// top
module top (
    input clk,                   
    input mode,                  
    input song,                  
    input plus,                  
    input minus,                 
    input rst,                   
    input set,                   
    input refer,                 
    input player1,               
    input player2,               
    output reg [8:0] rope,       
    output reg [1:0] sel,        
    output reg [1:0] ledr,       
    output reg [1:0] ledg,       
    output reg [1:0] ledb,       
    output reg [3:0] ledop,      
    output reg [7:0] segdata1,   
    output reg [7:0] segdata0,   
    output reg [7:0] seg,        
    output reg [7:0] sel8,       
    output reg ledplayer1,       
    output reg ledplayer2,       
    output reg buzzer,           
    output reg round_indicator_1, 
    output reg round_indicator_2 
);
wire playsong;                   
  ...
Size in the first run: roughly 4900 cells after synthesis, about 68 I/O pins, roughly 0.047 mm^2 of cells after synthesis.
clock: 4.51 ns
lec_check: 0
cap_margin: 30
cell_pad_in_sites_detail_placement: 0
core_margin: 2
core_utilization: 72
cts_cluster_diameter: 156
gpl_routability_driven: 1
max_routing_layer: met4
slew_margin: 20
tns_end_percent: 80
run.sh (not shown) runs the stock make flow with config.mk's settings and CLKGATE_MAP_FILE=.
The starting point completed and failed the layout checks on setup timing.
Then changed:
Settings changed: ABC_AREA set to 1, CAP_MARGIN 30 to 5, CORE_ASPECT_RATIO set to 1.2, CTS_CLUSTER_DIAMETER 156 to 29, CTS_CLUSTER_SIZE set to 50, PLACE_DENSITY_LB_ADDON set to 0.13, SETUP_SLACK_MARGIN set to 1.34.
Now the flow failed in global routing on GRT-0232.
Die area rose by 1.3%.
Area after synthesis rose by 1.3%.
Synthesized cell count climbs by 16%.
Then changed:
Settings changed: ABC_AREA 1 to not set, CAP_MARGIN 5 to 20, CELL_PAD_IN_SITES_DETAIL_PLACEMENT 0 to not set, CORE_ASPECT_RATIO 1.2 to not set, CORE_UTILIZATION 72 to 40, CTS_CLUSTER_DIAMETER 29 to not set, CTS_CLUSTER_SIZE 50 to not set, GPL_ROUTABILITY_DRIVEN 1 to not set, MAX_ROUTING_LAYER met4 to not set, PLACE_DENSITY set to 0.6, PLACE_DENSITY_LB_ADDON 0.13 to not set, SETUP_SLACK_MARGIN 1.34 to not set, TNS_END_PERCENT 80 to not set.
Clock period 4.51 ns to 7.79 ns, I/O delays scaled along.
With this change the flow ran to the end with no violations.
Area after synthesis is lower slightly.
Die area rose by well over a third.
Synthesized cell count shrinks by roughly a tenth.

========
== build 2 ==
top again, from the RTL that the note above started with.
==> flow/config.mk <==
export PLATFORM = sky130hd
export DESIGN_NAME = top
export DESIGN_NICKNAME = top
export VERILOG_FILES = /design/flow/design.v
export SDC_FILE = /design/flow/constraint.sdc
export NUM_CORES = 4
export LEC_CHECK = 0
export CAP_MARGIN = 30
export CELL_PAD_IN_SITES_DETAIL_PLACEMENT = 2
export CORE_MARGIN = 4
export CORE_UTILIZATION = 16
export GPL_ROUTABILITY_DRIVEN = 1
export MAX_ROUTING_LAYER = met4
export SLEW_MARGIN = 0
export TNS_END_PERCENT = 80
==> flow/constraint.sdc <==
create_clock -name core_clock -period 8.43 [get_ports {clk}]
set_input_delay 1.6860 -clock core_clock [delete_from_list [all_inputs] [get_ports {clk}]]
set_output_delay 1.6860 -clock core_clock [all_outputs]
set_load 0.01 [all_outputs]
### build 2 -> build 12
==> flow/config.mk <==
export PLATFORM = sky130hd
export DESIGN_NAME = top
export DESIGN_NICKNAME = top
export VERILOG_FILES = /design/flow/design.v
export SDC_FILE = /design/flow/constraint.sdc
export NUM_CORES = 4
export LEC_CHECK = 0
export CAP_MARGIN = 20
export CORE_MARGIN = 2
export CORE_UTILIZATION = 59
export SLEW_MARGIN = 20
==> flow/constraint.sdc <==
create_clock -name core_clock -period 5.09 [get_ports {clk}]
set_input_delay 1.0180 -clock core_clock [delete_from_list [all_inputs] [get_ports {clk}]]
set_output_delay 1.0180 -clock core_clock [all_outputs]
set_load 0.01 [all_outputs]
--- outcome ---
To summarise build 12: no stage aborted, but the layout did not pass its checks, failing on setup timing.
Diff build 2 -> build 12: wire length after detailed routing shows a reduction of about 36%, leakage dissipation picked up an extra about 3%, achievable frequency +about 45%, violation count after the first detailed-route iteration dropped about 6%.
Measured against each other, build 2 and build 12 differ in sequential cell area share, the lower figure coming from build 2.
Min combinational share of power across build 2 and build 12: build 12
Build 12 vs. build 2: sum of net half-perimeters after detailed placement went down by about 32%.
The non-clock buffer area fraction after layout number comes out lower for build 2 vs build 12.
For maximum vdd ir drop, dividing the value from build 12 by the value from build 2 gives 1.6.
A launching element of the worst setup path of bgm.cnt2[0] is what build 2 shows, while bgm.cnt2[1] belongs to build 12.
[inputs] build 14 vs build 12
--- a/flow/config.mk
+++ b/flow/config.mk
@@ -8,4 +8,7 @@
 export CAP_MARGIN = 20
 export CORE_MARGIN = 2
-export CORE_UTILIZATION = 59
+export CORE_UTILIZATION = 72
+export CTS_CLUSTER_SIZE = 35
+export PLACE_DENSITY = 0.7
+export SETUP_SLACK_MARGIN = 1.7
 export SLEW_MARGIN = 20
==> flow/constraint.sdc <==
create_clock -name core_clock -period 6.49 [get_ports {clk}]
set_input_delay 1.2980 -clock core_clock [delete_from_list [all_inputs] [get_ports {clk}]]
set_output_delay 1.2980 -clock core_clock [all_outputs]
set_load 0.01 [all_outputs]
Findings:
Comparing build 14 and build 12, number of clock buffers in the layout is lower on build 12.
The lower sequential power came out of build 14.
Build 12 → build 14: floorplan die width shrank by about 9%; placement row count shrank by about 9%; area added between synthesis and finish shrank by 1.9 points.
Compared with build 12, in build 14 clock tree skew after final layout did not really move, total power of the final layout went down.
Worst slew margin relative to its limit delta (build 14 − build 12): unfavourable
The worst-path cell with the longest stage delay comes out sky130_fd_sc_hd__dfrtp_2 in one run and sky130_fd_sc_hd__dfrtp_4 in the other, namely in build 12 and build 14 respectively.
Build 14 vs. build 12: via density per instance went up by 0.43.
Summary of build 12 and build 14: one run falls short of a clean finish, namely build 12.
Ran to the end and failed final checks on setup timing: build 12.
Of build 14 and build 12, the higher combinational gate power belongs to build 12.
--- input diff build 14..build 40 ---
--- a/flow/config.mk
+++ b/flow/config.mk
@@ -9,6 +9,5 @@
 export CORE_MARGIN = 2
 export CORE_UTILIZATION = 72
-export CTS_CLUSTER_SIZE = 35
-export PLACE_DENSITY = 0.7
-export SETUP_SLACK_MARGIN = 1.7
+export CTS_CLUSTER_SIZE = 36
+export SETUP_SLACK_MARGIN = 0.8
 export SLEW_MARGIN = 20
==> flow/constraint.sdc <==
create_clock -name core_clock -period 5.09 [get_ports {clk}]
set_input_delay 1.0180 -clock core_clock [delete_from_list [all_inputs] [get_ports {clk}]]
set_output_delay 1.0180 -clock core_clock [all_outputs]
set_load 0.01 [all_outputs]
Notes after the runs:
- Nothing crashed in build 40 and all stages finished; the problem is that the final layout failed, the offending checks being setup timing.
- Build 14: no failed stages, no open violations at the end
- Post-route minimum period down 0.10 ns in build 40 wrt build 14
- Per the comparison of build 40 with build 14, number of buffers added for setup after CTS moved down; stage delay of the slowest cell on the critical path lower.
- Final layout net count for build 40: 81 up relative to build 14
- Build 40 vs. build 14: met2 track demand over resource rose 0.87 points, slew at the pin closest to its max-slew limit moved down, share of the core filled with cells saw an increase.
- The synthesis-to-finish area growth in build 40 sits 1.5 points above the value recorded for build 14.
The following lists how build 98 was set up differently from build 40:
--- a/flow/config.mk
+++ b/flow/config.mk
@@ -9,5 +9,6 @@
 export CORE_MARGIN = 2
 export CORE_UTILIZATION = 72
-export CTS_CLUSTER_SIZE = 36
-export SETUP_SLACK_MARGIN = 0.8
+export CTS_CLUSTER_DIAMETER = 26
+export PLACE_DENSITY_LB_ADDON = 0.2
+export SETUP_SLACK_MARGIN = 1.27
 export SLEW_MARGIN = 20
==> flow/constraint.sdc <==
create_clock -name core_clock -period 4.33 [get_ports {clk}]
set_input_delay 0.8660 -clock core_clock [delete_from_list [all_inputs] [get_ports {clk}]]
set_output_delay 0.8660 -clock core_clock [all_outputs]
set_load 0.01 [all_outputs]
==> results <==
The flow ran to completion for all of build 40 and build 98 but build 98, which stopped partway.
Final checks on build 40, whose flow otherwise completed, came back failing, citing setup timing.
Compared with build 40, build 98 shows a higher post-DP HPWL.
Build 98 -> build 40: post-synthesis share of cell area spent on xor and xnor gates delta 0, exact match
Per the comparison of build 98 with build 40, number of placed instances with taps included grew by 42; share of synthesized area spent on multiplexers comparable; count of instances resized after the clock tree is built now sits higher.
[build 98 vs build 40] final RePlAce weighted congestion: lower in build 98

========
== job 9737 ==
Starting RTL as in the previous note.
export LEC_CHECK = 0
export CAP_MARGIN = 20
export CORE_MARGIN = 2
export CORE_UTILIZATION = 69
export CTS_CLUSTER_DIAMETER = 253
export PLACE_DENSITY = 0.6
export SLEW_MARGIN = 20
create_clock -name core_clock -period 5.66 [get_ports {clk}]
Inputs modified between job 9737 and job 2723:
Settings: CTS_CLUSTER_DIAMETER changed from 253 to 357; HOLD_SLACK_MARGIN newly set to -0.04; CORE_UTILIZATION changed from 69 to 70; the clock period (ns, I/O delays scaled along) changed from 5.66 to 4.33.
==> results <==
The flow for job 2723 finished, though final verification flagged negative setup slack. Power (higher): job 2723. Delta (job 2723 minus job 9737): placement-stage worst setup slack lost 0.92 ns; clock-buffer cell count lost 10; met2 layer usage reported by global route picked up an extra 4.8 points.
## Diff of input files: job 4952 against job 2723
Settings: clearing HOLD_SLACK_MARGIN, which used to be -0.04; clearing PLACE_DENSITY, which used to be 0.6; clearing CTS_CLUSTER_DIAMETER, which used to be 357; swapping 70 for 58 in CORE_UTILIZATION; swapping 4.33 for 5.43 in the clock period (ns, I/O delays scaled along).
==> comparison <==
Job 4952: share of the cycle needed by the critical path after routing is 22 points lower than what job 2723 reported.
Job 4952 vs. job 2723: number of antenna violations at the first check in global routing went down 3; via count of the first global-routing pass went down 2,918; setup slack went up 1.0 ns; sum of routed wire length over all layers went down about 7%.
Job 2723 finished all stages; layout check result: FAIL, due to negative setup slack.
Job 4952 | status: complete | timing, DRC, antenna: pass
For job 4952, the path category of the worst min-delay check was reg2reg, unlike job 2723, where it was in2async.
Comparing job 4952 and job 2723, final cell count is lower on job 2723.
The following lists how job 8011 was set up differently from job 4952:
Settings: an added CTS_CLUSTER_SIZE of 29; an added PLACE_DENSITY of 0.6; a change of CORE_UTILIZATION from 58 to 68; a change of the clock period (ns, I/O delays scaled along) from 5.43 to 5.84.
### Flow results
- The final layouts of job 8011 and job 4952 pass the timing, DRC and antenna checks.
- Of job 8011 and job 4952, the run reporting the higher via count of the first global-routing pass was job 8011.
- In the metrics for job 8011 and job 4952, the one carrying the lower share of the clock period used by the worst path after layout is job 8011.
- Min global-route wire length before repair across job 8011 and job 4952: job 4952
- Against job 4952, clock period minus final worst setup slack in job 8011 came out worse.
- Higher sequential share of layout area among job 8011 and job 4952: job 8011
- Job 8011 vs job 4952: finished layout cell area down slightly
- Job 8011 vs job 4952 — power dropped by a few percent
Input-level comparison between job 4183 and job 8011:
Settings: CTS_CLUSTER_SIZE no longer set, was 29; CORE_UTILIZATION now 40, was 68; the clock period (ns, I/O delays scaled along) now 5.01, was 5.84.
==> results <==
Relative to job 8011, register share of total power has decreased by 0.2 points in job 4183.
Max combinational fraction of the cell area across job 8011 and job 4183: job 8011
From job 8011 to job 4183, aoi/oai-family share of the synthesized area did not move at all.
Job 4183 finished all stages; layout check result: FAIL, due to negative setup slack.
Job 4183: final critical-path share of the clock period 8.9 points above job 8011
As of job 4183, maximum frequency had risen by a few percent compared to job 8011.
Number of vias in the routed layout: job 4183 < job 8011
Job 4183 vs job 8011: placed wire-length estimate after detailed placement up by a few percent
Utilization job 8011 -> job 4183: down
In the flow results for job 8011 and job 4183, the hold slack is larger on job 8011.
Input-level comparison between job 6425 and job 4183:
Settings: CTS_CLUSTER_SIZE now 41, previously not set; CORE_UTILIZATION now 69, was 40; the clock period (ns, I/O delays scaled along) now 6.83, was 5.01.
## What came out
- Changes observed in job 6425 relative to job 4183: peak fanout along the critical path +5, number of gates given a new drive strength after cts -16.
- Core utilization was higher in job 6425 than in job 4183.
- On clock edge transition at the registers on the reported setup and hold paths, job 6425 and job 4183 are basically level.
- Job 6425 | status: complete | timing, DRC, antenna: pass
- Setup skew after layout: job 6425 vs job 4183 down 0.018 ns
Power is estimated from default activity; no workload was simulated.
